**design.v**
```verilog
module JAM (
input CLK,
input RST,
output reg [2:0] W,
output reg [2:0] J,
input [6:0] Cost,
output reg [3:0] MatchCount,
output reg [9:0] MinCost,
output reg Valid );
reg [2:0] n_state;
reg [2:0] c_state;
reg [2:0] max_index;
reg [2:0] max;
reg [2:0] sortlist [0:7];
reg directions [0:7];
reg sortable;
reg [2:0] list_index;
reg [9:0] cost_sum;
reg [9:0] cost_min;
parameter IDLE          = 3'd0,
          CAL_COST      = 3'd1,
          MIN_CONFIRM   = 3'd2,
          MOVE          = 3'd3,
          FIN           = 3'd4
;
always@(posedge CLK or posedge RST) begin
    if (RST) c_state <= IDLE;
    else c_state <= n_state;
end
always@(*) begin
    case(c_state)
        IDLE : n_state = CAL_COST;
        CAL_COST : n_state = (W == 3'd7) ? MIN_CONFIRM : c_state;
        MIN_CONFIRM : n_state = MOVE;
        MOVE : n_state = (sortable == 1'b0) ? FIN : CAL_COST;
        default : n_state = c_state;
    endcase
end
always @(posedge CLK or posedge RST) begin
    if(RST) list_index <= 3'd0;
    else if(n_state == CAL_COST) list_index <= list_index + 3'd1;
    else list_index <= 3'd0;
end
always @(posedge CLK or posedge RST) begin
    if(RST)begin
        sortlist[0] <= 3'd0;
        sortlist[1] <= 3'd1;
        sortlist[2] <= 3'd2;
        sortlist[3] <= 3'd3;
        sortlist[4] <= 3'd4;
        sortlist[5] <= 3'd5;
        sortlist[6] <= 3'd6;
        sortlist[7] <= 3'd7;
    end
    else if(c_state == MOVE && sortable == 1'b1)begin
        if(directions[sortlist[max_index]] == 1'b0)begin
            sortlist[max_index] <= sortlist[max_index-1];
            sortlist[max_index-1] <= sortlist[max_index];
        end
        else if(directions[sortlist[max_index]] == 1'b1)begin
            sortlist[max_index] <= sortlist[max_index+1];
            sortlist[max_index+1] <= sortlist[max_index];
        end
    end
end
always @(posedge CLK or posedge RST) begin
    if(RST)begin
        directions[0] <= 1'b0;
        directions[1] <= 1'b0;
        directions[2] <= 1'b0;
        directions[3] <= 1'b0;
        directions[4] <= 1'b0;
        directions[5] <= 1'b0;
        directions[6] <= 1'b0;
        directions[7] <= 1'b0;
    end
    else if(c_state == MOVE && sortable == 1'b1)begin
        directions[sortlist[0]] <= (sortlist[max_index] < sortlist[0]) ? ~directions[sortlist[0]] : directions[sortlist[0]];
        directions[sortlist[1]] <= (sortlist[max_index] < sortlist[1]) ? ~directions[sortlist[1]] : directions[sortlist[1]];
        directions[sortlist[2]] <= (sortlist[max_index] < sortlist[2]) ? ~directions[sortlist[2]] : directions[sortlist[2]];
        directions[sortlist[3]] <= (sortlist[max_index] < sortlist[3]) ? ~directions[sortlist[3]] : directions[sortlist[3]];
        directions[sortlist[4]] <= (sortlist[max_index] < sortlist[4]) ? ~directions[sortlist[4]] : directions[sortlist[4]];
        directions[sortlist[5]] <= (sortlist[max_index] < sortlist[5]) ? ~directions[sortlist[5]] : directions[sortlist[5]];
        directions[sortlist[6]] <= (sortlist[max_index] < sortlist[6]) ? ~directions[sortlist[6]] : directions[sortlist[6]];
        directions[sortlist[7]] <= (sortlist[max_index] < sortlist[7]) ? ~directions[sortlist[7]] : directions[sortlist[7]];
    end
end
always @(*) begin
    begin
        max_index = 3'd0;
        max = 3'd0;
        if(max < sortlist[0] && (directions[sortlist[0]] == 1'b1 && sortlist[0] > sortlist[1]))begin
            max = sortlist[0];
            max_index = 3'd0;
        end
        if(max < sortlist[1] &&((directions[sortlist[1]] == 1'b0 && sortlist[1] > sortlist[0])||(directions[sortlist[1]] == 1'b1 && sortlist[1] > sortlist[2])))begin
            max = sortlist[1];
            max_index = 3'd1;
        end
        if(max < sortlist[2] &&((directions[sortlist[2]] == 1'b0 && sortlist[2] > sortlist[1])||(directions[sortlist[2]] == 1'b1 && sortlist[2] > sortlist[3])))begin
            max = sortlist[2];
            max_index = 3'd2;
        end
        if(max < sortlist[3] &&((directions[sortlist[3]] == 1'b0 && sortlist[3] > sortlist[2])||(directions[sortlist[3]] == 1'b1 && sortlist[3] > sortlist[4])))begin
            max = sortlist[3];
            max_index = 3'd3;
        end
        if(max < sortlist[4] &&((directions[sortlist[4]] == 1'b0 && sortlist[4] > sortlist[3])||(directions[sortlist[4]] == 1'b1 && sortlist[4] > sortlist[5])))begin
            max = sortlist[4];
            max_index = 3'd4;
        end
        if(max < sortlist[5] &&((directions[sortlist[5]] == 1'b0 && sortlist[5] > sortlist[4])||(directions[sortlist[5]] == 1'b1 && sortlist[5] > sortlist[6])))begin
            max = sortlist[5];
            max_index = 3'd5;
        end
        if(max < sortlist[6] &&((directions[sortlist[6]] == 1'b0 && sortlist[6] > sortlist[5])||(directions[sortlist[6]] == 1'b1 && sortlist[6] > sortlist[7])))begin
            max = sortlist[6];
            max_index = 3'd6;
        end
        if(max < sortlist[7] &&((directions[sortlist[7]] == 1'b0 && sortlist[7] > sortlist[6])))begin
            max = sortlist[7];
            max_index = 3'd7;
        end
    end
end
always @(*) begin
    sortable = 1'b0;
    sortable = ( directions[sortlist[0]] == 1'b1 && sortlist[0] > sortlist[1]) ? 1'b1 : sortable;
    sortable = ((directions[sortlist[1]] == 1'b0 && sortlist[1] > sortlist[0])||(directions[sortlist[1]] == 1'b1 && sortlist[1] > sortlist[2])) ? 1'b1 : sortable;
    sortable = ((directions[sortlist[2]] == 1'b0 && sortlist[2] > sortlist[1])||(directions[sortlist[2]] == 1'b1 && sortlist[2] > sortlist[3])) ? 1'b1 : sortable;
    sortable = ((directions[sortlist[3]] == 1'b0 && sortlist[3] > sortlist[2])||(directions[sortlist[3]] == 1'b1 && sortlist[3] > sortlist[4])) ? 1'b1 : sortable;
    sortable = ((directions[sortlist[4]] == 1'b0 && sortlist[4] > sortlist[3])||(directions[sortlist[4]] == 1'b1 && sortlist[4] > sortlist[5])) ? 1'b1 : sortable;
    sortable = ((directions[sortlist[5]] == 1'b0 && sortlist[5] > sortlist[4])||(directions[sortlist[5]] == 1'b1 && sortlist[5] > sortlist[6])) ? 1'b1 : sortable;
    sortable = ((directions[sortlist[6]] == 1'b0 && sortlist[6] > sortlist[5])||(directions[sortlist[6]] == 1'b1 && sortlist[6] > sortlist[7])) ? 1'b1 : sortable;
    sortable = ( directions[sortlist[7]] == 1'b0 && sortlist[7] > sortlist[6]) ? 1'b1 : sortable;
end
always @(posedge CLK or posedge RST) begin
    if(RST) W <= 3'd0;
    else if(c_state == CAL_COST) W <= list_index;
end
always @(*) begin
    J = sortlist[W];
end
always @(posedge CLK or posedge RST) begin
    if(RST) cost_sum <= 10'd0;
    else if(c_state == CAL_COST) cost_sum <= cost_sum + Cost;
    else cost_sum <= 10'd0;
end
always @(posedge CLK or posedge RST) begin
    if(RST) cost_min <= 10'd1023;
    else if(c_state == MIN_CONFIRM) cost_min <= (cost_min > cost_sum) ? cost_sum : cost_min;
end
always @(posedge CLK or posedge RST) begin
    if(RST) MinCost <= 10'd0;
    else if(c_state == FIN) MinCost <= cost_min;
end
always @(posedge CLK or posedge RST) begin
    if(RST) MatchCount <= 4'd0;
    else if(c_state == MIN_CONFIRM)begin
        if(cost_min > cost_sum) MatchCount <= 4'd1;
        else if(cost_min == cost_sum) MatchCount <= MatchCount + 4'd1;
    end
end
always @(posedge CLK or posedge RST) begin
    if(RST) Valid <= 1'b0;
    else if(c_state == FIN) Valid <= 1'b1;
end
endmodule
```
**run.sh**
```bash
#!/bin/bash
# the make line also repeats each setting of config.mk as NAME=value (left out here)
make -C /OpenROAD-flow-scripts/flow DESIGN_CONFIG=/design/flow/config.mk WORK_HOME=/design/flow/orfs CLKGATE_MAP_FILE= finish
```
**config.mk**
```make
export PLATFORM = sky130hd
export DESIGN_NAME = JAM
export DESIGN_NICKNAME = JAM
export VERILOG_FILES = /design/flow/design.v
export SDC_FILE = /design/flow/constraint.sdc
export NUM_CORES = 4
export LEC_CHECK = 0
export CAP_MARGIN = 20
export CORE_MARGIN = 2
export CORE_UTILIZATION = 68
export SETUP_SLACK_MARGIN = -0.82
export SLEW_MARGIN = 20
```
**constraint.sdc**
```tcl
create_clock -name core_clock -period 13.6 [get_ports {CLK}]
set_input_delay 2.7200 -clock core_clock [delete_from_list [all_inputs] [get_ports {CLK}]]
set_output_delay 2.7200 -clock core_clock [all_outputs]
set_load 0.01 [all_outputs]
```
==> flow_summary.ini, run 1 <==
; physical design summary
[timing]
post-route-period-util = 1.03
layout_setup_ws_ns = -0.379
finClkSkew_ns = 0.00686
worst_hold_slack_ns = 0.499
setup_viol_count_final = 32
tightest_slew_ns = 1.06
final_period_minus_worst_setup_slack_ns = 13.98
totalNegativeSetupSlack_ns = -7.48
maxSlewHeadroom = 0.288
clock.fmax_mhz = 71.5
timing.final.hold_violations = 0
drv_slew = 0

[power_and_ir_drop]
cellInternalPower_uw = 556
net-switching-power_uw = 270
leakage_power_uw = 0.00455
p_seq_frac = 0.372
power_sequential_uw = 307
power.switching_fraction = 0.327
p_comb_uw = 229
power.ir.vdd_worst_mv = 0.0705
power_density_nw_per_um2 = 77.3
clockPowerShare = 0.351
powerClk_uw = 290
power_group_with_the_largest_share = sequential cells
power.share.combinational = 0.277

[setup_path]
reg2reg_from = sortlist[0][2]
crit_path_max_fanout = 9
timing.setup.critical_path_class = register to register
ff2ff_path_depth = 63
critPathLaunch = sortlist[0][2]
timing.critical_path.from_type = register
critical_path.endpoint = sortlist[5][1]
end_kind = register
critical_path.slowest_cell = dfrtp_2
timing.critical_path.arrival_ns = 14.20
worstSetupPathDepth = 63
critical_path.top_delay_family = AND-OR/OR-AND gates
reg2reg_slack_ns = -0.38
cell_type_with_the_highest_occurrence_count_on_the_critical_path = ha_1
worst_r2r_endpoint = sortlist[5][1]
critical_path_required_ns = 13.82
timing.critical_path.buf_inv = 2
timing.critical_path.slowest_cell_delay_ns = 0.45

[synth]
mappedNetlistArea_sq_um = 9210
synth.top_cells.by_count = nand2_1 (114), nor2_1 (72), ha_1 (71), a21oi_1 (66), o21ai_0 (66)
postSynthAreaPerCell_sq_um = 7.95
muxShareOfSynthArea = 0.103
synth-edff-count = 0
ys_seq_share = 0.215
ys_chip_area_sq_um = 9210
syn_nets = 1239
yosysCellCount = 1158
synth.cellmix.compoundShare = 0.274
yosysTopAreaCell = dfrtp_1
synthesis.instances = 1158
flops_out_of_synthesis = 78
synthDistinctLibCells = 93
synth-adder-area-share = 0.0987
asyncSetResetFlopFracSynth = 1.00
yosysWarnings = 3
main_logic_family_after_synthesis = AND-OR/OR-AND gates
synth_top_cell_by_count = nand2_1
top_flip_flop_cell_by_instance_count_after_synthesis = dfrtp_1
post_synth_main_area_contributors = dfrtp_1 (15%), ha_1 (9.6%), dfstp_2 (6.6%)
synth_top_area_share = 0.149
synthSimpleGateAreaFrac = 0.236
ys_sh_xor = 0.0181

[clock_network]
ctsHtreeMaxLevel = 3
clk_path_buf_depth = 2
cts_num_sinks = 78
clock_root_buffer = clkbuf_16
cts_made_buffers = 9
clkLatencyLatePin_ns = 0.34
cts_tree = yes
path_clk_slew_ns = 0.06

[grt]
grt_start_max_net_pins = 79
gr-total-overflow = 0
grt_pass1_wl_um = 58500
number_of_antenna_violations_at_the_first_check_in_global_routing = 0
grt_usage = 0.523
first_global_vias = 10551

[floorplan]
die.size.y_um = 120
core-area_sq_um = 13200
die.size.x_um = 120
fp_util = 0.695
die-area_sq_um = 14500
floorplan.rows = 42
boundaryPins = 30

[routing]
drt_iter0_markers = 2021
detail_route.wl_per_cell_um = 27.0
vias_per_cell = 7.67
drt_drc_violations_left = 0
detailedRoute.firstPassIterationCount = 17
num_vias = 10877
routed_wl_um = 38300
detail-route-antenna-nets = 0
diodes = 0

[flow_run]
max-cap-violations = 0
openroad.warnings = 29

[place]
placed_cell_area_sq_um = 10200
post-place-ws_ns = -0.342
place_hpwl_um = 25600
routabilityCongestion = 1.19
numPortBuffers = 29

[finish]
areaGrowthSynthToFinish_pct = 16.1
filler_cell_count = 885
area.combinational_sq_um = 6820
finish.net_count = 1319
finish.utilization = 0.808
seqCellArea_sq_um = 1980
final_area_sq_um = 10700

[hold_path]
worst_hold_startpoint = list_index[0]
min_delay_path_depth = 1
min_delay_worst_type = register to register
worst_hold_path.endpoint = list_index[0]

[run_status]
run_status = failed layout checks
failed_layout_checks = negative setup slack
[what timing repair did]
action,in CTS,in global routing
buffers inserted,0,7
hold buffers,0,0
gates resized,0,21
endpoints found under the setup margin,0,32
[layout make-up]
class / instances / area share
inverter: 54 / 0.0192
tap: 176 / 0.0206
timing repair buffer: 138 / 0.105
sequential: 78 / 0.185
clock inverter: 5 / 0.0101
clock buffer: 11 / 0.0227
multi-input combinational: 957 / 0.637
[through the flow]
stage	std cells	total power [uW]
after floorplan	1158	443
after global placement	1396	498
after detailed placement	1396	517
after CTS	1412	819
after global routing	1419	859
final	1419	827
[routing by layer]
metal  vias up  global-route usage  part of all wire
met2      1077               0.740              0.40
met5         -                   0                 0
met4         0               0.384              0.10
li1       4537                   -                 -
met3       395               0.236              0.16
met1      4868               0.620              0.34
==> inputs of run 2 (changes only) <==
Settings changed: ABC_AREA set to 1, CELL_PAD_IN_SITES_DETAIL_PLACEMENT set to 0, CORE_ASPECT_RATIO set to 0.81, CORE_UTILIZATION 68 to 72, CTS_CLUSTER_DIAMETER set to 95, PLACE_DENSITY_LB_ADDON set to 0.03, SETUP_SLACK_MARGIN -0.82 to 0.32, SLEW_MARGIN 20 to 5, TNS_END_PERCENT set to 80.
Clock period 13.6 ns to 14.3 ns, I/O delays scaled along.
==> run 2 against run 1 <==
Net effect:
- the run now finishes clean
- clock skew increased by 0.0077 ns
- clock power decreased by 21%
- critical path type unchanged
- flip-flop count unchanged
- synthesized cell count increased by 19%
- routed wire length decreased by 12%
==> flow_summary.ini, run 2 <==
; physical design summary
[power_and_ir_drop]
leakage_power_uw = 0.00454
power.ir.vdd_worst_mv = 0.134
powerClk_uw = 228
p_comb_uw = 162
power_group_with_the_largest_share = sequential cells
power.share.combinational = 0.243
net-switching-power_uw = 241
p_seq_frac = 0.414
power_sequential_uw = 276
power_density_nw_per_um2 = 69.8
power.switching_fraction = 0.362
clockPowerShare = 0.343
cellInternalPower_uw = 425

[clock_network]
clock_root_buffer = clkbuf_16
cts_tree = yes
clk_path_buf_depth = 2
cts_resized = 0
ctsHtreeMaxLevel = 3
clkLatencyLatePin_ns = 0.35
post_cts.repair.setup_buffers = 0
cts_hold_buf = 0
cts_num_sinks = 78
cts_made_buffers = 9
path_clk_slew_ns = 0.08

[grt]
grt_pass1_wl_um = 52100
grt_util_met1 = 0.666
globalRouteMet3Util = 0.243
gr-total-overflow = 0
grtUsageMet2 = 0.686
number_of_antenna_violations_at_the_first_check_in_global_routing = 0
first_global_vias = 9606
grt_usage = 0.499
grt_start_max_net_pins = 79
gr_peak_layer = met2

[place]
numPortBuffers = 29
routabilityCongestion = 1.17
dp_cells = 1520
place_hpwl_um = 24800

[floorplan]
die.size.x_um = 128
die-area_sq_um = 13400
fp_util = 0.742
floorplan.rows = 36
die.size.y_um = 105
core-area_sq_um = 12100
boundaryPins = 30

[synth]
synth-adder-area-share = 0.101
yosysCellCount = 1375
top_flip_flop_cell_by_instance_count_after_synthesis = dfrtp_1
muxShareOfSynthArea = 0
synthDistinctLibCells = 67
synth_top_cell_by_count = nand2_1
syn_nets = 1456
asyncSetResetFlopFracSynth = 1.00
synth.cellmix.compoundShare = 0.222
main_logic_family_after_synthesis = simple AND/OR/NAND/NOR gates
postSynthAreaPerCell_sq_um = 6.54
flops_out_of_synthesis = 78
mappedNetlistArea_sq_um = 8990
post_synth_main_area_contributors = dfrtp_1 (15%), nand2_1 (14%), ha_1 (9.9%)
synth-edff-count = 0
ys_chip_area_sq_um = 8990
synthesis.instances = 1375
synth.top_cells.by_count = nand2_1 (333), inv_1 (182), o21ai_0 (133), nand3_1 (99), nor2_1 (73)
yosysWarnings = 3
synth_top_area_share = 0.153
ys_sh_xor = 0.00292
yosysTopAreaCell = dfrtp_1
ys_seq_share = 0.220
synthSimpleGateAreaFrac = 0.338

[setup_path]
critical_path_required_ns = 14.59
critical_path.slowest_cell = dfrtp_1
reg2reg_from = sortlist[0][1]
timing.setup.critical_path_class = register to register
cell_type_with_the_highest_occurrence_count_on_the_critical_path = nand2_1
critical_path.top_delay_family = AND-OR/OR-AND gates
timing.critical_path.from_type = register
crit_path_max_fanout = 39
worst_r2r_endpoint = sortlist[0][0]
end_kind = register
critPathLaunch = sortlist[0][1]
timing.critical_path.arrival_ns = 13.24
timing.critical_path.buf_inv = 3
timing.critical_path.slowest_cell_delay_ns = 0.64
critical_path.endpoint = sortlist[0][0]
worstSetupPathDepth = 56
ff2ff_path_depth = 56
reg2reg_slack_ns = 1.36

[routing]
drt_drc_violations_left = 0
diodes = 0
vias_per_cell = 6.88
num_vias = 10566
detail_route.wl_per_cell_um = 21.9
detailedRoute.firstPassIterationCount = 15
drt_iter0_markers = 1975
detail-route-antenna-nets = 0
routed_wl_um = 33600

[hold_path]
min_delay_path_depth = 1
worst_hold_startpoint = cost_sum[9]
worst_hold_path.endpoint = cost_sum[9]
min_delay_worst_type = register to register

[timing]
clock.fmax_mhz = 77.3
post-route-period-util = 0.905
final_period_minus_worst_setup_slack_ns = 12.94
grt_setup_unrepaired = false
drv_slew = 0
totalNegativeSetupSlack_ns = 0
maxSlewHeadroom = 0.233
setup_viol_count_final = 0
finClkSkew_ns = 0.0145
timing.final.hold_violations = 0
tightest_slew_ns = 1.14

[finish]
areaGrowthSynthToFinish_pct = 6.07
finalNonFillerCells = 1536
filler_cell_count = 889
finish.net_count = 1460

[flow_run]
openroad.warnings = 26
max-cap-violations = 0

[run_status]
run_status = complete, no violations
==> run 2: stage by stage <==
| stage | total power (uW) | util | instance area, sq um | worst slack (ns) | hold WS, ns |
|---|---|---|---|---|---|
| detailed placement | 431 | 0.764 | 9250 | 1.76 | 0.467 |
| global route | 696 | 0.787 | 9540 | 0.434 | 0.490 |
| CTS | 659 | 0.787 | 9540 | 1.71 | 0.477 |
| global placement | 418 | 0.764 | 9250 | 2.38 | 0.451 |
| finish | 666 | 0.787 | 9540 | 1.36 | 0.478 |
| floorplan | 377 | - | 8990 | 3.90 | 0.427 |
==> run 2: final cells by class <==
cell class / count / area [sq um] / area share
multi-input cells: 1050 / 5970 / 0.626
clock inverters: 7 / 61.3 / 0.00643
repair buffers: 33 / 320 / 0.0336
flip-flops and latches: 78 / 1980 / 0.208
well taps: 152 / 190 / 0.0199
inverters: 207 / 787 / 0.0825
clock buffers: 9 / 225 / 0.0236
==> run 2: per-layer routing <==
layer / wire [um] / up-vias / share of wire
met4: 1970 / 2 / 0.059
met3: 6410 / 259 / 0.19
li1: - / 4692 / -
met5: 23 / - / 0.00068
met1: 12300 / 4665 / 0.36
met2: 12900 / 948 / 0.39
==> inputs of run 3 (changes only) <==
Settings changed: ABC_AREA 1 to not set, CELL_PAD_IN_SITES_DETAIL_PLACEMENT 0 to not set, CORE_ASPECT_RATIO 0.81 to not set, CORE_UTILIZATION 72 to 68, CTS_CLUSTER_DIAMETER 95 to 396, PLACE_DENSITY_LB_ADDON 0.03 to not set, SETUP_SLACK_MARGIN 0.32 to not set, SLEW_MARGIN 5 to 20, TNS_END_PERCENT 80 to not set.
Clock period 14.3 ns to 10.7 ns, I/O delays scaled along.
==> run 3 against run 2 <==
Net effect:
- synthesized cell count shrank 16%
- synthesized area grew 2.4%
- the run now fails in clock tree synthesis (4_1_cts)
- die size grew 8.1%
==> flow_summary.ini, run 3 <==
; generated from flow reports
[place]
numPortBuffers = 29
routabilityCongestion = 1.20
dp_cells = 1541
place_hpwl_um = 29200
placed_cell_area_sq_um = 11700

[synth]
asyncSetResetFlopFracSynth = 1.00
flops_out_of_synthesis = 78
main_logic_family_after_synthesis = AND-OR/OR-AND gates
ys_chip_area_sq_um = 9210
ys_seq_share = 0.215
yosysCellCount = 1158
yosysTopAreaCell = dfrtp_1
synth_top_area_share = 0.149
synth-edff-count = 0
muxShareOfSynthArea = 0.103
syn_nets = 1239
post_synth_main_area_contributors = dfrtp_1 (15%), ha_1 (9.6%), dfstp_2 (6.6%)
synth_top_cell_by_count = nand2_1
postSynthAreaPerCell_sq_um = 7.95
synthSimpleGateAreaFrac = 0.236
top_flip_flop_cell_by_instance_count_after_synthesis = dfrtp_1
yosysWarnings = 3
synth.cellmix.compoundShare = 0.274
synth.top_cells.by_count = nand2_1 (114), nor2_1 (72), ha_1 (71), a21oi_1 (66), o21ai_0 (66)
synthDistinctLibCells = 93
ys_sh_xor = 0.0181
synthesis.instances = 1158
synth-adder-area-share = 0.0987
mappedNetlistArea_sq_um = 9210

[floorplan]
boundaryPins = 30
floorplan.rows = 42
fp_util = 0.695
die-area_sq_um = 14500
die.size.y_um = 120
die.size.x_um = 120
core-area_sq_um = 13200

[run_status]
flow.first_error = [ERROR DPL-0033] detailed placement checks failed during check placement.
run_status = stopped before the end
haltStage = clock tree synthesis (4_1_cts)
run 3: through the flow:
step | setup WS, ns | hold WS (ns) | TNS (ns)
after floorplan | -2.72 | 0.379 | -79.97
after global placement | -2.18 | 0.450 | -65.32
after detailed placement | -3.01 | 0.457 | -91.80
==> inputs of run 4 (changes only) <==
Settings changed: CAP_MARGIN 20 to 0, CORE_UTILIZATION 68 to 72, CTS_CLUSTER_DIAMETER 396 to 394, CTS_CLUSTER_SIZE set to 64, HOLD_SLACK_MARGIN set to 0.29, PLACE_DENSITY_LB_ADDON set to 0.0, SETUP_SLACK_MARGIN set to 1.82, SLEW_MARGIN 20 to 40.
Clock period 10.7 ns to 6.24 ns, I/O delays scaled along.
==> run 4 against run 3 <==
Net effect:
- synthesized area unchanged
- the flow again stops in clock tree synthesis (4_1_cts)
- synthesized cell count did not move
- die size down 5.4%
==> flow_summary.ini, run 4 <==
; generated from flow reports
[synth]
synthDistinctLibCells = 93
yosysCellCount = 1158
ys_seq_share = 0.215
synth-adder-area-share = 0.0987
top_flip_flop_cell_by_instance_count_after_synthesis = dfrtp_1
muxShareOfSynthArea = 0.103
asyncSetResetFlopFracSynth = 1.00
post_synth_main_area_contributors = dfrtp_1 (15%), ha_1 (9.6%), dfstp_2 (6.6%)
yosysTopAreaCell = dfrtp_1
postSynthAreaPerCell_sq_um = 7.95
synth_top_area_share = 0.149
synth.top_cells.by_count = nand2_1 (114), nor2_1 (72), ha_1 (71), a21oi_1 (66), o21ai_0 (66)
main_logic_family_after_synthesis = AND-OR/OR-AND gates
ys_sh_xor = 0.0181
synthesis.instances = 1158
ys_chip_area_sq_um = 9210
mappedNetlistArea_sq_um = 9210
synth.cellmix.compoundShare = 0.274
flops_out_of_synthesis = 78
syn_nets = 1239
yosysWarnings = 3
synthSimpleGateAreaFrac = 0.236
synth_top_cell_by_count = nand2_1
synth-edff-count = 0

[floorplan]
floorplan.rows = 41
die.size.y_um = 117
core-area_sq_um = 12600
die-area_sq_um = 13700
die.size.x_um = 117
boundaryPins = 30
fp_util = 0.733

[run_status]
haltStage = clock tree synthesis (4_1_cts)
run_status = stopped before the end
flow.first_error = [ERROR DPL-0038] Utilization greater than 100%, impossible to legalize

[place]
post-place-ws_ns = -7.68
routabilityCongestion = 1.25
place_hpwl_um = 35700
dp_cells = 1590
numPortBuffers = 29
-- run 4: through the flow --
stage                     area, sq um  hold slack [ns]
after detailed placement        12000            0.484
after global placement          12000            0.450
after floorplan                  9600            0.379
==> inputs of run 5 (changes only) <==
Settings changed: CAP_MARGIN 0 to 20, CORE_ASPECT_RATIO set to 0.89, CORE_MARGIN 2 to 3, CORE_UTILIZATION 72 to 24, CTS_CLUSTER_DIAMETER 394 to 186, CTS_CLUSTER_SIZE 64 to 10, GPL_ROUTABILITY_DRIVEN set to 0, GPL_TIMING_DRIVEN set to 1, HOLD_SLACK_MARGIN 0.29 to not set, PLACE_DENSITY set to 0.49, PLACE_DENSITY_LB_ADDON 0.0 to not set, SETUP_SLACK_MARGIN 1.82 to -0.57, SLEW_MARGIN 40 to 20.
Clock period 6.24 ns to 22.6 ns, I/O delays scaled along.
==> run 5 against run 4 <==
Net effect:
- the run now finishes clean
- synthesized area unchanged
- die size increased to 3.0 times the previous value
- synthesized cell count unchanged
==> flow_summary.ini, run 5 <==
; physical design summary
[routing]
detail-route-antenna-nets = 0
detailedRoute.firstPassIterationCount = 9
drt_iter0_markers = 1314
diodes = 0
vias_per_cell = 5.84
routed_wl_um = 37000
detail_route.wl_per_cell_um = 22.5
drt_drc_violations_left = 0
num_vias = 9591

[grt]
globalRouteMet3Util = 0.0349
grt_pass1_wl_um = 56000
number_of_antenna_violations_at_the_first_check_in_global_routing = 0
grt_start_max_net_pins = 62
grtUsageMet2 = 0.265
grt_util_met1 = 0.258
gr_peak_layer = met2
grt_usage = 0.179
first_global_vias = 9101
gr-total-overflow = 0

[clock_network]
clk_path_buf_depth = 2
ctsHtreeMaxLevel = 3
clkLatencyLatePin_ns = 0.35
cts_made_buffers = 9
clock_root_buffer = clkbuf_16
cts_tree = yes
cts_num_sinks = 78
cts_resized = 0
cts_hold_buf = 0
path_clk_slew_ns = 0.07
post_cts.repair.setup_buffers = 0

[timing]
timing.final.hold_violations = 0
post-route-period-util = 0.800
finClkSkew_ns = 0.00830
totalNegativeSetupSlack_ns = 0
grt_setup_unrepaired = false
setup_viol_count_final = 0
final_period_minus_worst_setup_slack_ns = 18.07
drv_slew = 0
tightest_slew_ns = 1.04
maxSlewHeadroom = 0.308
clock.fmax_mhz = 55.3

[synth]
main_logic_family_after_synthesis = AND-OR/OR-AND gates
yosysWarnings = 3
yosysCellCount = 1158
muxShareOfSynthArea = 0.103
ys_sh_xor = 0.0181
synthSimpleGateAreaFrac = 0.236
postSynthAreaPerCell_sq_um = 7.95
yosysTopAreaCell = dfrtp_1
top_flip_flop_cell_by_instance_count_after_synthesis = dfrtp_1
syn_nets = 1239
ys_chip_area_sq_um = 9210
synthDistinctLibCells = 93
post_synth_main_area_contributors = dfrtp_1 (15%), ha_1 (9.6%), dfstp_2 (6.6%)
synth.top_cells.by_count = nand2_1 (114), nor2_1 (72), ha_1 (71), a21oi_1 (66), o21ai_0 (66)
synth_top_cell_by_count = nand2_1
synth-edff-count = 0
synth.cellmix.compoundShare = 0.274
synth_top_area_share = 0.149
synthesis.instances = 1158
mappedNetlistArea_sq_um = 9210
synth-adder-area-share = 0.0987
ys_seq_share = 0.215
asyncSetResetFlopFracSynth = 1.00
flops_out_of_synthesis = 78

[setup_path]
timing.critical_path.buf_inv = 2
timing.critical_path.arrival_ns = 18.28
critPathLaunch = sortlist[0][2]
critical_path.endpoint = directions[1]
critical_path_required_ns = 22.81
timing.setup.critical_path_class = register to register
ff2ff_path_depth = 65
worstSetupPathDepth = 65
cell_type_with_the_highest_occurrence_count_on_the_critical_path = ha_1
worst_r2r_endpoint = directions[1]
critical_path.top_delay_family = AND-OR/OR-AND gates
reg2reg_slack_ns = 4.53
crit_path_max_fanout = 19
reg2reg_from = sortlist[0][2]
timing.critical_path.slowest_cell_delay_ns = 0.89
timing.critical_path.from_type = register
critical_path.slowest_cell = a221oi_1
end_kind = register

[power_and_ir_drop]
clockPowerShare = 0.317
power.ir.vdd_worst_mv = 0.0678
leakage_power_uw = 0.00409
net-switching-power_uw = 154
p_comb_uw = 127
cellInternalPower_uw = 298
power.share.combinational = 0.280
power.switching_fraction = 0.341
powerClk_uw = 143
power_group_with_the_largest_share = sequential cells
p_seq_frac = 0.402
power_sequential_uw = 182
power_density_nw_per_um2 = 43.9

[floorplan]
die.size.y_um = 191
fp_util = 0.244
die-area_sq_um = 40800
boundaryPins = 30
core-area_sq_um = 37700
floorplan.rows = 67
die.size.x_um = 214

[finish]
finish.utilization = 0.273
final_area_sq_um = 10300
finish.net_count = 1235
areaGrowthSynthToFinish_pct = 11.8

[hold_path]
worst_hold_startpoint = c_state[2]
min_delay_path_depth = 0
worst_hold_path.endpoint = c_state[4]
min_delay_worst_type = register to register

[place]
numPortBuffers = 29
placed_cell_area_sq_um = 10000
place_hpwl_um = 27700

[flow_run]
openroad.warnings = 26
max-cap-violations = 0

[run_status]
run_status = complete, no violations
-- run 5: through the flow --
step	power (uW)	setup slack (ns)	cells	hold slack, ns
after global placement	312	5.31	1626	0.452
after floorplan	266	7.50	1158	0.379
after CTS	460	4.81	1642	0.469
after global routing	484	3.43	1642	0.478
final	452	4.53	1642	0.457
after detailed placement	310	4.90	1626	0.457
-- run 5: layout make-up --
cell class / count / area, sq um
Sequential cell: 78 / 1980
Clock inverter: 7 / 63.8
Multi-Input combinational cell: 957 / 6740
Clock buffer: 9 / 225
Tap cell: 483 / 604
Inverter: 54 / 204
Timing Repair Buffer: 54 / 478
Fill cell: 4095 / 27400
-- run 5: metal layers --
layer / vias up / share of wire
met5: - / 0
met4: 0 / 0.035
met3: 93 / 0.088
met2: 546 / 0.41
met1: 4580 / 0.46
li1: 4372 / -
==> inputs of run 6 (changes only) <==
Settings changed: ABC_AREA set to 1, CORE_ASPECT_RATIO 0.89 to not set, CORE_MARGIN 3 to 2, CORE_UTILIZATION 24 to 65, CTS_CLUSTER_DIAMETER 186 to 360, CTS_CLUSTER_SIZE 10 to 100, GPL_ROUTABILITY_DRIVEN 0 to not set, GPL_TIMING_DRIVEN 1 to not set, PLACE_DENSITY 0.49 to not set, SETUP_SLACK_MARGIN -0.57 to not set.
Clock period 22.6 ns to 9.91 ns, I/O delays scaled along.
==> run 6 against run 5 <==
Net effect:
- the run now fails in global routing (5_1_grt)
- synthesized area down 2.3%
- synthesized cell count increased by 19%
- die size shrank 64%
==> flow_summary.ini, run 6 <==
; generated from flow reports
[clock_network]
ctsHtreeMaxLevel = 3
cts_num_sinks = 78
cts_made_buffers = 9
cts_hold_buf = 0
clock_root_buffer = clkbuf_16
clk_path_buf_depth = 2

[floorplan]
die.size.y_um = 122
fp_util = 0.671
die.size.x_um = 122
floorplan.rows = 42
boundaryPins = 30
core-area_sq_um = 13400
die-area_sq_um = 14800

[synth]
top_flip_flop_cell_by_instance_count_after_synthesis = dfrtp_1
mappedNetlistArea_sq_um = 8990
flops_out_of_synthesis = 78
yosysCellCount = 1375
synth.top_cells.by_count = nand2_1 (333), inv_1 (182), o21ai_0 (133), nand3_1 (99), nor2_1 (73)
synth-adder-area-share = 0.101
synth_top_cell_by_count = nand2_1
synth-edff-count = 0
synthesis.instances = 1375
post_synth_main_area_contributors = dfrtp_1 (15%), nand2_1 (14%), ha_1 (9.9%)
synth.cellmix.compoundShare = 0.222
syn_nets = 1456
synthDistinctLibCells = 67
ys_seq_share = 0.220
asyncSetResetFlopFracSynth = 1.00
postSynthAreaPerCell_sq_um = 6.54
synthSimpleGateAreaFrac = 0.338
muxShareOfSynthArea = 0
main_logic_family_after_synthesis = simple AND/OR/NAND/NOR gates
ys_chip_area_sq_um = 8990
yosysTopAreaCell = dfrtp_1
synth_top_area_share = 0.153
yosysWarnings = 3
ys_sh_xor = 0.00292

[place]
routabilityCongestion = 1.17
numPortBuffers = 29
post-place-ws_ns = -0.568
place_hpwl_um = 25000

[run_status]
run_status = stopped before the end
flow.first_error = [ERROR GRT-0232] Routing congestion too high. Check the congestion heatmap in the GUI.
haltStage = global routing (5_1_grt)

[grt]
grt_usage = 0.810
gr-total-overflow = 196
==> run 6: what timing repair did <==
| action | 4_1_cts |
|---|---|
| pin swaps | 43 |
| endpoints found under the hold margin | 0 |
| resized | 76 |
| gates cloned | 1 |
| endpoints found under the setup margin | 32 |
| setup buffers | 37 |
==> run 6: metrics by stage <==
stage / hold WS (ns) / cell area [sq um] / instances / util
3_5_place_dp: 0.462 / 10000 / 1635 / 0.748
3_3_place_gp: 0.450 / 10000 / 1635 / 0.748
2_1_floorplan: 0.427 / 9030 / 1375 / -
4_1_cts: 0.479 / 10900 / 1689 / 0.810
==> run 6: layer usage <==
| layer | global-route usage | overflow |
|---|---|---|
| met3 | 0.684 | 7 |
| met1 | 0.822 | 15 |
| met5 | 0.497 | 2 |
| met4 | 0.780 | 82 |
| met2 | 0.938 | 90 |
==> inputs of run 7 (changes only) <==
Settings changed: CELL_PAD_IN_SITES_DETAIL_PLACEMENT set to 2, CORE_ASPECT_RATIO set to 0.57, CORE_MARGIN 2 to 9, CORE_UTILIZATION 65 to 33, CTS_CLUSTER_DIAMETER 360 to 79, CTS_CLUSTER_SIZE 100 to 61, GPL_ROUTABILITY_DRIVEN set to 1, MIN_ROUTING_LAYER set to met1, PLACE_DENSITY set to 0.49, SLEW_MARGIN 20 to 0.
Clock period 9.91 ns to 8.85 ns, I/O delays scaled along.
==> run 7 against run 6 <==
Net effect:
- the layout now fails its checks (negative setup slack)
- die size is 130% higher
- synthesized cell count stayed put
- synthesized area stayed put
==> flow_summary.ini, run 7 <==
; physical design summary
[setup_path]
timing.critical_path.buf_inv = 8
timing.critical_path.arrival_ns = 11.51
timing.setup.critical_path_class = register to register
end_kind = register
critical_path.endpoint = directions[5]
timing.critical_path.slowest_cell_delay_ns = 0.44
crit_path_max_fanout = 11
ff2ff_path_depth = 66
worst_r2r_endpoint = directions[5]
critical_path.slowest_cell = dfrtp_2
critical_path.top_delay_family = AND-OR/OR-AND gates
timing.critical_path.from_type = register
reg2reg_slack_ns = -2.38
critPathLaunch = sortlist[0][2]
critical_path_required_ns = 9.14
reg2reg_from = sortlist[0][2]
worstSetupPathDepth = 66
cell_type_with_the_highest_occurrence_count_on_the_critical_path = nand2_4

[power_and_ir_drop]
powerClk_uw = 474
leakage_power_uw = 0.00634
cellInternalPower_uw = 747
clockPowerShare = 0.369
power_sequential_uw = 475
p_comb_uw = 338
p_seq_frac = 0.369
power.share.combinational = 0.263
net-switching-power_uw = 540
total_power_uw = 1290
power_group_with_the_largest_share = sequential cells
power.ir.vdd_worst_mv = 0.208
power.switching_fraction = 0.420
power_density_nw_per_um2 = 95.3

[timing]
clock.fmax_mhz = 89.1
post-route-period-util = 1.27
timing.final.hold_violations = 0
totalNegativeSetupSlack_ns = -68.15
maxSlewHeadroom = 0.158
tightest_slew_ns = 1.25
layout_setup_ws_ns = -2.38
grt_setup_unrepaired = true
drv_slew = 0
final_period_minus_worst_setup_slack_ns = 11.23
setup_viol_count_final = 32
finClkSkew_ns = 0.0212

[synth]
postSynthAreaPerCell_sq_um = 6.54
synth_top_area_share = 0.153
top_flip_flop_cell_by_instance_count_after_synthesis = dfrtp_1
ys_seq_share = 0.220
syn_nets = 1456
post_synth_main_area_contributors = dfrtp_1 (15%), nand2_1 (14%), ha_1 (9.9%)
ys_chip_area_sq_um = 8990
ys_sh_xor = 0.00292
synth.top_cells.by_count = nand2_1 (333), inv_1 (182), o21ai_0 (133), nand3_1 (99), nor2_1 (73)
muxShareOfSynthArea = 0
yosysWarnings = 3
main_logic_family_after_synthesis = simple AND/OR/NAND/NOR gates
synthSimpleGateAreaFrac = 0.338
synthDistinctLibCells = 67
yosysCellCount = 1375
synth.cellmix.compoundShare = 0.222
synthesis.instances = 1375
synth-adder-area-share = 0.101
flops_out_of_synthesis = 78
synth_top_cell_by_count = nand2_1
asyncSetResetFlopFracSynth = 1.00
yosysTopAreaCell = dfrtp_1
synth-edff-count = 0
mappedNetlistArea_sq_um = 8990

[finish]
finish.utilization = 0.506
finish.net_count = 1756
areaGrowthSynthToFinish_pct = 50.3
finalNonFillerCells = 2035

[floorplan]
die-area_sq_um = 33800
floorplan.rows = 45
die.size.y_um = 143
fp_util = 0.337
boundaryPins = 30
core-area_sq_um = 26700
die.size.x_um = 237

[grt]
grt_start_max_net_pins = 55
grt_usage = 0.416
number_of_antenna_violations_at_the_first_check_in_global_routing = 3
first_global_vias = 14519
grt_pass1_wl_um = 103000
gr-total-overflow = 0

[routing]
num_vias = 14223
detail-route-antenna-nets = 0
detail_route.wl_per_cell_um = 39.6
drt_iter0_markers = 2132
drt_drc_violations_left = 0
vias_per_cell = 6.99
routed_wl_um = 80500
detailedRoute.firstPassIterationCount = 8

[hold_path]
min_delay_path_depth = 1
worst_hold_startpoint = list_index[0]
min_delay_worst_type = register to register
worst_hold_path.endpoint = list_index[0]

[flow_run]
openroad.warnings = 30
max-cap-violations = 0

[run_status]
failed_layout_checks = negative setup slack
run_status = failed layout checks

[clock_network]
cts_made_buffers = 9
clkLatencyLatePin_ns = 0.41
ctsHtreeMaxLevel = 3
cts_tree = yes
clk_path_buf_depth = 2
cts_num_sinks = 78
clock_root_buffer = clkbuf_16
path_clk_slew_ns = 0.09

[place]
numPortBuffers = 29
dp_cells = 1948
place_hpwl_um = 45200
routabilityCongestion = 1.06
-- run 7: cell type report --
type | count | area (sq um)
inverters | 207 | 810
clock buffers | 10 | 229
diodes | 3 | 7.51
multi-input cells | 1050 | 7130
clock inverters | 6 | 95.1
fillers | 3004 | 13200
flip-flops and latches | 78 | 1980
well taps | 352 | 440
repair buffers | 329 | 2820
-- run 7: per-stage QoR --
| stage | area [sq um] | hold slack (ns) | setup slack [ns] |
|---|---|---|---|
| 3_5_place_dp | 11500 | 0.470 | -2.06 |
| 4_1_cts | 12900 | 0.477 | -1.29 |
| 5_1_grt | 13500 | 0.518 | -2.50 |
| 3_3_place_gp | 11500 | 0.454 | -1.15 |
| 6_report | 13500 | 0.490 | -2.38 |
| 2_1_floorplan | 9240 | 0.427 | -0.605 |
-- run 7: routing by layer --
layer / GRT usage / part of all wire
met2: 0.622 / 0.40
met3: 0.172 / 0.15
met1: 0.505 / 0.36
met4: 0.223 / 0.086
met5: 0 / 0.00051
-- run 7: repair_timing --
item	in CTS	in global routing
endpoints found under the setup margin	32	32
cloned	2	1
hold buffers	0	0
pin swaps	92	47
setup buffers	46	19
gates resized	163	91
==> inputs of run 8 (changes only) <==
Settings changed: CELL_PAD_IN_SITES_DETAIL_PLACEMENT 2 to 0, CORE_ASPECT_RATIO 0.57 to 0.98, CORE_MARGIN 9 to 2, CORE_UTILIZATION 33 to 72, CTS_CLUSTER_DIAMETER 79 to 360, CTS_CLUSTER_SIZE 61 to not set, GPL_ROUTABILITY_DRIVEN 1 to not set, MIN_ROUTING_LAYER met1 to not set, PLACE_DENSITY 0.49 to not set, SETUP_SLACK_MARGIN set to -0.74, SLEW_MARGIN 0 to 5, TNS_END_PERCENT set to 80.
Clock period 8.85 ns to 8.65 ns, I/O delays scaled along.
==> run 8 against run 7 <==
Net effect:
- the flow now stops in clock tree synthesis (4_1_cts)
- synthesized cell count is the same
- die size shrank 60%
- synthesized area is the same
==> flow_summary.ini, run 8 <==
; generated from flow reports
[run_status]
run_status = stopped before the end
haltStage = clock tree synthesis (4_1_cts)
flow.first_error = [ERROR DPL-0033] detailed placement checks failed during check placement.

[synth]
synth.top_cells.by_count = nand2_1 (333), inv_1 (182), o21ai_0 (133), nand3_1 (99), nor2_1 (73)
synthesis.instances = 1375
synth_top_area_share = 0.153
flops_out_of_synthesis = 78
synth-adder-area-share = 0.101
synth.cellmix.compoundShare = 0.222
yosysTopAreaCell = dfrtp_1
synth_top_cell_by_count = nand2_1
main_logic_family_after_synthesis = simple AND/OR/NAND/NOR gates
yosysWarnings = 3
ys_sh_xor = 0.00292
syn_nets = 1456
top_flip_flop_cell_by_instance_count_after_synthesis = dfrtp_1
ys_chip_area_sq_um = 8990
postSynthAreaPerCell_sq_um = 6.54
yosysCellCount = 1375
synthSimpleGateAreaFrac = 0.338
asyncSetResetFlopFracSynth = 1.00
muxShareOfSynthArea = 0
post_synth_main_area_contributors = dfrtp_1 (15%), nand2_1 (14%), ha_1 (9.9%)
synthDistinctLibCells = 67
synth-edff-count = 0
ys_seq_share = 0.220
mappedNetlistArea_sq_um = 8990

[place]
routabilityCongestion = 1.19
post-place-ws_ns = -1.54
dp_cells = 1713
place_hpwl_um = 27100
numPortBuffers = 29

[floorplan]
fp_util = 0.736
floorplan.rows = 40
boundaryPins = 30
core-area_sq_um = 12200
die.size.y_um = 115
die-area_sq_um = 13400
die.size.x_um = 117
## run 8: through the flow
| stage | instance area [sq um] | setup TNS, ns | util | hold WS [ns] |
|---|---|---|---|---|
| 2_1_floorplan | 9120 | -15.04 | - | 0.427 |
| 3_5_place_dp | 10800 | -45.48 | 0.881 | 0.460 |
| 3_3_place_gp | 10800 | -19.38 | 0.881 | 0.450 |
==> inputs of run 9 (changes only) <==
Settings changed: ABC_AREA 1 to not set, CELL_PAD_IN_SITES_DETAIL_PLACEMENT 0 to not set, CORE_ASPECT_RATIO 0.98 to not set, CORE_UTILIZATION 72 to 13, CTS_CLUSTER_DIAMETER 360 to not set, SETUP_SLACK_MARGIN -0.74 to not set, SLEW_MARGIN 5 to 20, TNS_END_PERCENT 80 to not set.
Clock period 8.65 ns to 19.2 ns, I/O delays scaled along.
==> run 9 against run 8 <==
Net effect:
- now clean on timing, DRC and antenna
- synthesized cell count fell by 16%
- synthesized area rose by 2.4%
- die size rose to 5.4 times the previous value
==> flow_summary.ini, run 9 <==
; physical design summary
[setup_path]
timing.critical_path.from_type = register
worstSetupPathDepth = 64
reg2reg_slack_ns = 1.70
critical_path.endpoint = directions[5]
worst_r2r_endpoint = directions[5]
timing.critical_path.arrival_ns = 17.76
crit_path_max_fanout = 18
critical_path.top_delay_family = AND-OR/OR-AND gates
critical_path.slowest_cell = dfrtp_1
timing.critical_path.buf_inv = 4
ff2ff_path_depth = 64
end_kind = register
critical_path_required_ns = 19.46
critPathLaunch = sortlist[0][1]
timing.setup.critical_path_class = register to register
reg2reg_from = sortlist[0][1]
cell_type_with_the_highest_occurrence_count_on_the_critical_path = ha_1
timing.critical_path.slowest_cell_delay_ns = 0.77

[clock_network]
cts_tree = yes
clkLatencyLatePin_ns = 0.35
cts_num_sinks = 78
clock_root_buffer = clkbuf_16
post_cts.repair.setup_buffers = 0
ctsHtreeMaxLevel = 3
cts_hold_buf = 0
clk_path_buf_depth = 2
cts_resized = 0
cts_made_buffers = 9
path_clk_slew_ns = 0.07

[floorplan]
boundaryPins = 30
fp_util = 0.131
die.size.y_um = 270
core-area_sq_um = 70000
die-area_sq_um = 73000
floorplan.rows = 97
die.size.x_um = 270

[synth]
asyncSetResetFlopFracSynth = 1.00
synth_top_cell_by_count = nand2_1
synth.top_cells.by_count = nand2_1 (114), nor2_1 (72), ha_1 (71), a21oi_1 (66), o21ai_0 (66)
main_logic_family_after_synthesis = AND-OR/OR-AND gates
synthDistinctLibCells = 93
ys_chip_area_sq_um = 9210
mappedNetlistArea_sq_um = 9210
top_flip_flop_cell_by_instance_count_after_synthesis = dfrtp_1
flops_out_of_synthesis = 78
synthSimpleGateAreaFrac = 0.236
synth-adder-area-share = 0.0987
synth_top_area_share = 0.149
synth-edff-count = 0
yosysTopAreaCell = dfrtp_1
muxShareOfSynthArea = 0.103
synthesis.instances = 1158
synth.cellmix.compoundShare = 0.274
syn_nets = 1239
ys_sh_xor = 0.0181
yosysWarnings = 3
ys_seq_share = 0.215
post_synth_main_area_contributors = dfrtp_1 (15%), ha_1 (9.6%), dfstp_2 (6.6%)
postSynthAreaPerCell_sq_um = 7.95
yosysCellCount = 1158

[flow_run]
max-cap-violations = 0
openroad.warnings = 26

[finish]
finalNonFillerCells = 2096
seqCellArea_sq_um = 1980
areaGrowthSynthToFinish_pct = 17.6
filler_cell_count = 7972
area.combinational_sq_um = 6720
finish.net_count = 1232

[routing]
detail_route.wl_per_cell_um = 16.4
drt_drc_violations_left = 0
diodes = 0
detailedRoute.firstPassIterationCount = 6
vias_per_cell = 4.51
drt_iter0_markers = 1234
routed_wl_um = 34500
num_vias = 9458
detail-route-antenna-nets = 0

[power_and_ir_drop]
cellInternalPower_uw = 349
clockPowerShare = 0.316
power.switching_fraction = 0.330
power_sequential_uw = 214
p_comb_uw = 142
power_density_nw_per_um2 = 48.1
leakage_power_uw = 0.00407
p_seq_frac = 0.411
power.share.combinational = 0.273
total_power_uw = 521
net-switching-power_uw = 172
power.ir.vdd_worst_mv = 0.0412
powerClk_uw = 164
power_group_with_the_largest_share = sequential cells

[place]
routabilityCongestion = 0.962
dp_cells = 2080
place_hpwl_um = 25100
numPortBuffers = 29

[timing]
setup_viol_count_final = 0
finClkSkew_ns = 0.0110
worst_hold_slack_ns = 0.433
grt_setup_unrepaired = false
totalNegativeSetupSlack_ns = 0
timing.final.hold_violations = 0
final_period_minus_worst_setup_slack_ns = 17.50
clock.fmax_mhz = 57.1
maxSlewHeadroom = 0.284
tightest_slew_ns = 1.07
post-route-period-util = 0.911
drv_slew = 0

[hold_path]
worst_hold_startpoint = c_state[2]
min_delay_worst_type = register to register
min_delay_path_depth = 0
worst_hold_path.endpoint = c_state[4]

[grt]
grt_start_max_net_pins = 79
number_of_antenna_violations_at_the_first_check_in_global_routing = 0
grt_pass1_wl_um = 53300
grt_usage = 0.0918
first_global_vias = 8907
gr-total-overflow = 0

[run_status]
run_status = complete, no violations
## run 9: through the flow
| stage | cell area [sq um] | utilization | worst slack [ns] |
|---|---|---|---|
| floorplan | 9210 | - | 4.10 |
| global placement | 10500 | 0.150 | 2.31 |
| detailed placement | 10500 | 0.150 | 2.13 |
| CTS | 10800 | 0.155 | 2.03 |
| global route | 10800 | 0.155 | 0.645 |
| finish | 10800 | 0.155 | 1.70 |
## run 9: final cells by class
type / instances / share of cell area
clock buffer: 9 / 0.0208
inverter: 54 / 0.0188
timing repair buffer: 51 / 0.0424
sequential: 78 / 0.183
multi-input combinational: 957 / 0.621
clock inverter: 7 / 0.00532
tap: 940 / 0.109
## run 9: layer usage
metal	track usage	routed length, um
met5	0.00592	65
met4	0.0377	1360
met2	0.143	14900
met1	0.122	14800
met3	0.0192	3300
==> inputs of run 10 (changes only) <==
Settings changed: ABC_AREA set to 1, CAP_MARGIN 20 to 25, CELL_PAD_IN_SITES_GLOBAL_PLACEMENT set to 3, CORE_ASPECT_RATIO set to 1.91, CORE_UTILIZATION 13 to 58, CTS_CLUSTER_DIAMETER set to 190, GPL_ROUTABILITY_DRIVEN set to 0, MAX_ROUTING_LAYER set to met5, PLACE_DENSITY_LB_ADDON set to 0.04, SLEW_MARGIN 20 to 40, TNS_END_PERCENT set to 15.
Clock period 19.2 ns to 21.7 ns, I/O delays scaled along.
==> run 10 against run 9 <==
Net effect:
- the flow now stops in global placement without I/O (3_1_place_gp_skip_io)
- synthesized area fell by 2.3%
- die size fell by 77%
- synthesized cell count grew 19%
==> flow_summary.ini, run 10 <==
; generated from flow reports
[synth]
synth_top_cell_by_count = nand2_1
ys_seq_share = 0.220
top_flip_flop_cell_by_instance_count_after_synthesis = dfrtp_1
post_synth_main_area_contributors = dfrtp_1 (15%), nand2_1 (14%), ha_1 (9.9%)
yosysWarnings = 3
main_logic_family_after_synthesis = simple AND/OR/NAND/NOR gates
ys_chip_area_sq_um = 8990
synth.top_cells.by_count = nand2_1 (333), inv_1 (182), o21ai_0 (133), nand3_1 (99), nor2_1 (73)
flops_out_of_synthesis = 78
yosysTopAreaCell = dfrtp_1
mappedNetlistArea_sq_um = 8990
asyncSetResetFlopFracSynth = 1.00
synth_top_area_share = 0.153
synthDistinctLibCells = 67
syn_nets = 1456
synthesis.instances = 1375
synth.cellmix.compoundShare = 0.222
synth-adder-area-share = 0.101
synthSimpleGateAreaFrac = 0.338
synth-edff-count = 0
ys_sh_xor = 0.00292
postSynthAreaPerCell_sq_um = 6.54
yosysCellCount = 1375
muxShareOfSynthArea = 0

[floorplan]
fp_util = 0.585
die.size.y_um = 176
die-area_sq_um = 16600
core-area_sq_um = 15400
floorplan.rows = 63
die.size.x_um = 94.1

[run_status]
haltStage = global placement without I/O (3_1_place_gp_skip_io)
run_status = stopped before the end
flow.first_error = [ERROR FLW-0024] Place density exceeds 1.0 (current PLACE_DENSITY_LB_ADDON =  0.04). Please check if the value of  PLACE_DENSITY_LB_ADDON is between 0 and 0.99.
==> inputs of run 11 (changes only) <==
Settings changed: CAP_MARGIN 25 to 20, CELL_PAD_IN_SITES_GLOBAL_PLACEMENT 3 to not set, CORE_ASPECT_RATIO 1.91 to not set, CORE_UTILIZATION 58 to 72, CTS_CLUSTER_DIAMETER 190 to 148, CTS_CLUSTER_SIZE set to 99, GPL_ROUTABILITY_DRIVEN 0 to not set, MAX_ROUTING_LAYER met5 to not set, PLACE_DENSITY_LB_ADDON 0.04 to not set, SETUP_SLACK_MARGIN set to -0.8, SLEW_MARGIN 40 to 20, TNS_END_PERCENT 15 to 10.
Clock period 21.7 ns to 8.14 ns, I/O delays scaled along.
==> run 11 against run 10 <==
Net effect:
- the run fails in clock tree synthesis (4_1_cts)
- synthesized area unchanged
- synthesized cell count unchanged
- die size down 19%
==> flow_summary.ini, run 11 <==
; generated from flow reports
[run_status]
run_status = stopped before the end
haltStage = clock tree synthesis (4_1_cts)
flow.first_error = [ERROR DPL-0033] detailed placement checks failed during check placement.

[synth]
ys_sh_xor = 0.00292
mappedNetlistArea_sq_um = 8990
muxShareOfSynthArea = 0
flops_out_of_synthesis = 78
ys_chip_area_sq_um = 8990
ys_seq_share = 0.220
synth_top_cell_by_count = nand2_1
top_flip_flop_cell_by_instance_count_after_synthesis = dfrtp_1
synthesis.instances = 1375
synthDistinctLibCells = 67
yosysCellCount = 1375
postSynthAreaPerCell_sq_um = 6.54
post_synth_main_area_contributors = dfrtp_1 (15%), nand2_1 (14%), ha_1 (9.9%)
synth_top_area_share = 0.153
main_logic_family_after_synthesis = simple AND/OR/NAND/NOR gates
synth.cellmix.compoundShare = 0.222
syn_nets = 1456
yosysTopAreaCell = dfrtp_1
yosysWarnings = 3
synth.top_cells.by_count = nand2_1 (333), inv_1 (182), o21ai_0 (133), nand3_1 (99), nor2_1 (73)
synthSimpleGateAreaFrac = 0.338
synth-edff-count = 0
synth-adder-area-share = 0.101
asyncSetResetFlopFracSynth = 1.00

[floorplan]
die-area_sq_um = 13400
die.size.x_um = 116
core-area_sq_um = 12100
die.size.y_um = 116
floorplan.rows = 40
fp_util = 0.743
boundaryPins = 30

[place]
placed_cell_area_sq_um = 10900
place_hpwl_um = 28000
routabilityCongestion = 1.25
numPortBuffers = 29
[run 11: per-stage QoR]
stage	TNS, ns	utilization	worst slack [ns]	hold slack (ns)	cells
after floorplan	-31.36	-	-1.32	0.427	1375
after global placement	-35.76	0.896	-1.28	0.451	1725
after detailed placement	-61.78	0.896	-2.13	0.472	1725
==> inputs of run 12 (changes only) <==
Settings changed: CELL_PAD_IN_SITES_DETAIL_PLACEMENT set to 0, CORE_ASPECT_RATIO set to 0.81, CTS_CLUSTER_DIAMETER 148 to 247, CTS_CLUSTER_SIZE 99 to not set, SETUP_SLACK_MARGIN -0.8 to -0.74, SLEW_MARGIN 20 to 5, TNS_END_PERCENT 10 to 80.
Clock period 8.14 ns to 10.5 ns, I/O delays scaled along.
==> run 12 against run 11 <==
Net effect:
- the layout now fails its checks (negative setup slack)
- die size about the same
- synthesized cell count unchanged
- synthesized area did not move
==> flow_summary.ini, run 12 <==
; physical design summary
[finish]
filler_cell_count = 822
seqCellArea_sq_um = 1980
area.combinational_sq_um = 6050
areaGrowthSynthToFinish_pct = 12.5
finish.net_count = 1519
finalNonFillerCells = 1595

[place]
numPortBuffers = 29
post-place-ws_ns = -0.618
place_hpwl_um = 24700
routabilityCongestion = 1.29
dp_cells = 1578

[clock_network]
path_clk_slew_ns = 0.08
clkLatencyLatePin_ns = 0.35
cts_tree = yes
ctsHtreeMaxLevel = 3
cts_num_sinks = 78
clk_path_buf_depth = 2
cts_made_buffers = 9
clock_root_buffer = clkbuf_16
cts_hold_buf = 0

[synth]
yosysWarnings = 3
yosysCellCount = 1375
synth_top_area_share = 0.153
ys_chip_area_sq_um = 8990
mappedNetlistArea_sq_um = 8990
synthesis.instances = 1375
flops_out_of_synthesis = 78
postSynthAreaPerCell_sq_um = 6.54
synthDistinctLibCells = 67
syn_nets = 1456
synthSimpleGateAreaFrac = 0.338
main_logic_family_after_synthesis = simple AND/OR/NAND/NOR gates
synth.top_cells.by_count = nand2_1 (333), inv_1 (182), o21ai_0 (133), nand3_1 (99), nor2_1 (73)
ys_sh_xor = 0.00292
asyncSetResetFlopFracSynth = 1.00
synth.cellmix.compoundShare = 0.222
synth-edff-count = 0
muxShareOfSynthArea = 0
synth_top_cell_by_count = nand2_1
top_flip_flop_cell_by_instance_count_after_synthesis = dfrtp_1
synth-adder-area-share = 0.101
ys_seq_share = 0.220
yosysTopAreaCell = dfrtp_1
post_synth_main_area_contributors = dfrtp_1 (15%), nand2_1 (14%), ha_1 (9.9%)

[routing]
routed-wl-met3_um = 6330
num_vias = 10793
detailedRoute.firstPassIterationCount = 14
drt_drc_violations_left = 0
vias_per_cell = 6.77
detail_route.wirelength.met1_um = 12700
routed_wl_um = 33900
detail-route-antenna-nets = 0
drt_iter0_markers = 2287
topRoutingLayerUsed = met5
detail_route.wl_per_cell_um = 21.2
diodes = 0
dr_wl_met2_um = 12400

[floorplan]
die.size.x_um = 128
die.size.y_um = 105
die-area_sq_um = 13400
fp_util = 0.742
core-area_sq_um = 12100
floorplan.rows = 36
boundaryPins = 30

[timing]
finClkSkew_ns = 0.0134
layout_setup_ws_ns = -0.178
final_period_minus_worst_setup_slack_ns = 10.68
drv_slew = 0
tightest_slew_ns = 1.09
maxSlewHeadroom = 0.265
clock.fmax_mhz = 93.6
timing.final.hold_violations = 0
post-route-period-util = 1.02
setup_viol_count_final = 32

[grt]
first_global_vias = 9563
grt_pass1_wl_um = 51300
grt_start_max_net_pins = 79
number_of_antenna_violations_at_the_first_check_in_global_routing = 0
gr-total-overflow = 0
grt_usage = 0.494

[power_and_ir_drop]
net-switching-power_uw = 313
power.switching_fraction = 0.341
cellInternalPower_uw = 604
leakage_power_uw = 0.00487
p_comb_uw = 211
power.ir.vdd_worst_mv = 0.132
power_sequential_uw = 372
p_seq_frac = 0.406
power.share.combinational = 0.230
power_group_with_the_largest_share = sequential cells
power_density_nw_per_um2 = 90.6
clockPowerShare = 0.364
powerClk_uw = 334

[setup_path]
reg2reg_from = sortlist[0][0]
timing.critical_path.arrival_ns = 10.90
critical_path.endpoint = sortlist[2][0]
timing.setup.critical_path_class = register to register
timing.critical_path.buf_inv = 5
reg2reg_slack_ns = -0.18
worstSetupPathDepth = 54
timing.critical_path.slowest_cell_delay_ns = 0.60
crit_path_max_fanout = 8
critPathLaunch = sortlist[0][0]
critical_path.slowest_cell = a2111oi_1
cell_type_with_the_highest_occurrence_count_on_the_critical_path = ha_1
worst_r2r_endpoint = sortlist[2][0]
critical_path.top_delay_family = AND-OR/OR-AND gates
end_kind = register
critical_path_required_ns = 10.72
timing.critical_path.from_type = register
ff2ff_path_depth = 54

[hold_path]
min_delay_worst_type = register to register
worst_hold_path.endpoint = list_index[0]
min_delay_path_depth = 1
worst_hold_startpoint = list_index[0]

[flow_run]
max-cap-violations = 0
openroad.warnings = 28

[run_status]
failed_layout_checks = negative setup slack
run_status = failed layout checks
==> run 12: metrics by stage <==
step | cell area [sq um] | utilization | hold slack, ns | power [uW] | TNS (ns)
3_5_place_dp | 9700 | 0.801 | 0.455 | 575 | -14.11
5_1_grt | 10100 | 0.835 | 0.500 | 961 | -26.13
3_3_place_gp | 9700 | 0.801 | 0.451 | 564 | -0.00108
6_report | 10100 | 0.835 | 0.463 | 917 | -3.83
4_1_cts | 10000 | 0.827 | 0.464 | 910 | -17.69
2_1_floorplan | 8990 | - | 0.427 | 514 | 0
==> run 12: routing by layer <==
metal	up-vias	GRT usage
met1	4733	0.679
met5	-	0
met4	4	0.212
li1	4794	-
met2	979	0.649
met3	283	0.240
==> run 12: area by class of cell <==
| class | count | area share |
|---|---|---|
| clock buffers | 9 | 0.0223 |
| clock inverters | 7 | 0.00891 |
| inverters | 207 | 0.0778 |
| multi-input cells | 1050 | 0.598 |
| flip-flops and latches | 78 | 0.196 |
| well taps | 152 | 0.0188 |
| repair buffers | 92 | 0.0787 |
==> run 12: what timing repair did <==
item                                    CTS  global route
hold endpoints to repair                  0             0
gates resized                             0            22
buffers inserted                          0             0
endpoints found under the setup margin    0            32
==> inputs of run 13 (changes only) <==
Settings changed: ABC_AREA 1 to not set, CELL_PAD_IN_SITES_DETAIL_PLACEMENT 0 to not set, CORE_ASPECT_RATIO 0.81 to not set, CORE_UTILIZATION 72 to 19, CTS_CLUSTER_DIAMETER 247 to not set, SETUP_SLACK_MARGIN -0.74 to not set, SLEW_MARGIN 5 to 20, TNS_END_PERCENT 80 to not set.
Clock period 10.5 ns to 24.2 ns, I/O delays scaled along.
==> run 13 against run 12 <==
Net effect:
- the run now finishes clean
- worst hold slack worse by 0.034 ns
- critical path depth grew 9
- total power down 54%
- clock power decreased by 58%
- sequential share of layout area down 0.61 points
- synthesized area rose by 2.4%
- critical endpoint is now directions[1]
- largest cell class unchanged
==> flow_summary.ini, run 13 <==
; physical design summary
[clock_network]
clk_path_buf_depth = 2
cts_made_buffers = 9
clock_root_buffer = clkbuf_16
cts_resized = 0
post_cts.repair.setup_buffers = 0
cts_tree = yes
cts_num_sinks = 78
cts_hold_buf = 0
clkLatencyLatePin_ns = 0.35
ctsHtreeMaxLevel = 3
path_clk_slew_ns = 0.07

[floorplan]
boundaryPins = 30
core-area_sq_um = 47700
die-area_sq_um = 50200
floorplan.rows = 80
fp_util = 0.193
die.size.y_um = 224
die.size.x_um = 224

[power_and_ir_drop]
power_group_with_the_largest_share = sequential cells
power_sequential_uw = 169
power.ir.vdd_worst_mv = 0.0312
leakage_power_uw = 0.00408
cellInternalPower_uw = 287
power.switching_fraction = 0.323
power.share.combinational = 0.271
net-switching-power_uw = 137
p_comb_uw = 115
p_seq_frac = 0.399
clockPowerShare = 0.330
power_density_nw_per_um2 = 40.7
powerClk_uw = 140
total_power_uw = 425

[routing]
detail_route.wl_per_cell_um = 20.6
detailedRoute.firstPassIterationCount = 9
diodes = 0
vias_per_cell = 5.52
routed_wl_um = 36400
drt_drc_violations_left = 0
num_vias = 9772
detail-route-antenna-nets = 0
drt_iter0_markers = 1327

[setup_path]
end_kind = register
critPathLaunch = sortlist[0][2]
worst_r2r_endpoint = directions[1]
worstSetupPathDepth = 63
timing.setup.critical_path_class = register to register
timing.critical_path.slowest_cell_delay_ns = 0.83
critical_path.endpoint = directions[1]
reg2reg_slack_ns = 5.56
reg2reg_from = sortlist[0][2]
cell_type_with_the_highest_occurrence_count_on_the_critical_path = ha_1
ff2ff_path_depth = 63
critical_path.top_delay_family = AND-OR/OR-AND gates
timing.critical_path.buf_inv = 1
crit_path_max_fanout = 19
timing.critical_path.from_type = register
timing.critical_path.arrival_ns = 18.85
critical_path_required_ns = 24.41
critical_path.slowest_cell = o22ai_1

[timing]
worst_hold_slack_ns = 0.429
finClkSkew_ns = 0.0155
final_period_minus_worst_setup_slack_ns = 18.64
tightest_slew_ns = 1.10
totalNegativeSetupSlack_ns = 0
clock.fmax_mhz = 53.6
grt_setup_unrepaired = false
setup_viol_count_final = 0
maxSlewHeadroom = 0.261
post-route-period-util = 0.770
timing.final.hold_violations = 0
drv_slew = 0

[synth]
synth.cellmix.compoundShare = 0.274
synth_top_area_share = 0.149
ys_sh_xor = 0.0181
syn_nets = 1239
postSynthAreaPerCell_sq_um = 7.95
flops_out_of_synthesis = 78
yosysWarnings = 3
synth-adder-area-share = 0.0987
ys_seq_share = 0.215
synth-edff-count = 0
synthesis.instances = 1158
top_flip_flop_cell_by_instance_count_after_synthesis = dfrtp_1
mappedNetlistArea_sq_um = 9210
yosysTopAreaCell = dfrtp_1
synth.top_cells.by_count = nand2_1 (114), nor2_1 (72), ha_1 (71), a21oi_1 (66), o21ai_0 (66)
synthSimpleGateAreaFrac = 0.236
asyncSetResetFlopFracSynth = 1.00
yosysCellCount = 1158
synthDistinctLibCells = 93
main_logic_family_after_synthesis = AND-OR/OR-AND gates
post_synth_main_area_contributors = dfrtp_1 (15%), ha_1 (9.6%), dfstp_2 (6.6%)
synth_top_cell_by_count = nand2_1
muxShareOfSynthArea = 0.103
ys_chip_area_sq_um = 9210

[finish]
finalNonFillerCells = 1770
finish.net_count = 1231
finish.utilization = 0.219
areaGrowthSynthToFinish_pct = 13.4

[run_status]
run_status = complete, no violations

[place]
numPortBuffers = 29
routabilityCongestion = 0.965
dp_cells = 1754
place_hpwl_um = 25900

[hold_path]
min_delay_path_depth = 0
worst_hold_path.endpoint = c_state[4]
worst_hold_startpoint = c_state[2]
min_delay_worst_type = register to register

[grt]
gr-total-overflow = 0
number_of_antenna_violations_at_the_first_check_in_global_routing = 1
first_global_vias = 9444
grt_pass1_wl_um = 55200
grt_start_max_net_pins = 79
grt_usage = 0.141

[flow_run]
max-cap-violations = 0
openroad.warnings = 26
## run 13: area by class of cell
cell class	instances	area [sq um]
fill	5160	37300
multi-input combinational	957	6730
sequential	78	1980
tap	615	769
timing repair buffer	50	452
clock buffer	9	225
inverter	54	204
clock inverter	7	78.8
## run 13: routing by layer
metal / track usage / vias up / routed length, um
met1: 0.183 / 4584 / 14600
met2: 0.222 / 652 / 16100
met5: 0 / - / 13
met3: 0.0274 / 161 / 3830
met4: 0.0714 / 2 / 1850
li1: - / 4373 / -
## run 13: per-stage QoR
step / area [sq um] / setup WS [ns]
after floorplan: 9210 / 9.10
after global placement: 10100 / 6.59
after detailed placement: 10100 / 5.91
after CTS: 10400 / 5.82
after global routing: 10400 / 4.32
final: 10400 / 5.56
Power figures rest on the tool's default switching activity, not on a simulated workload.
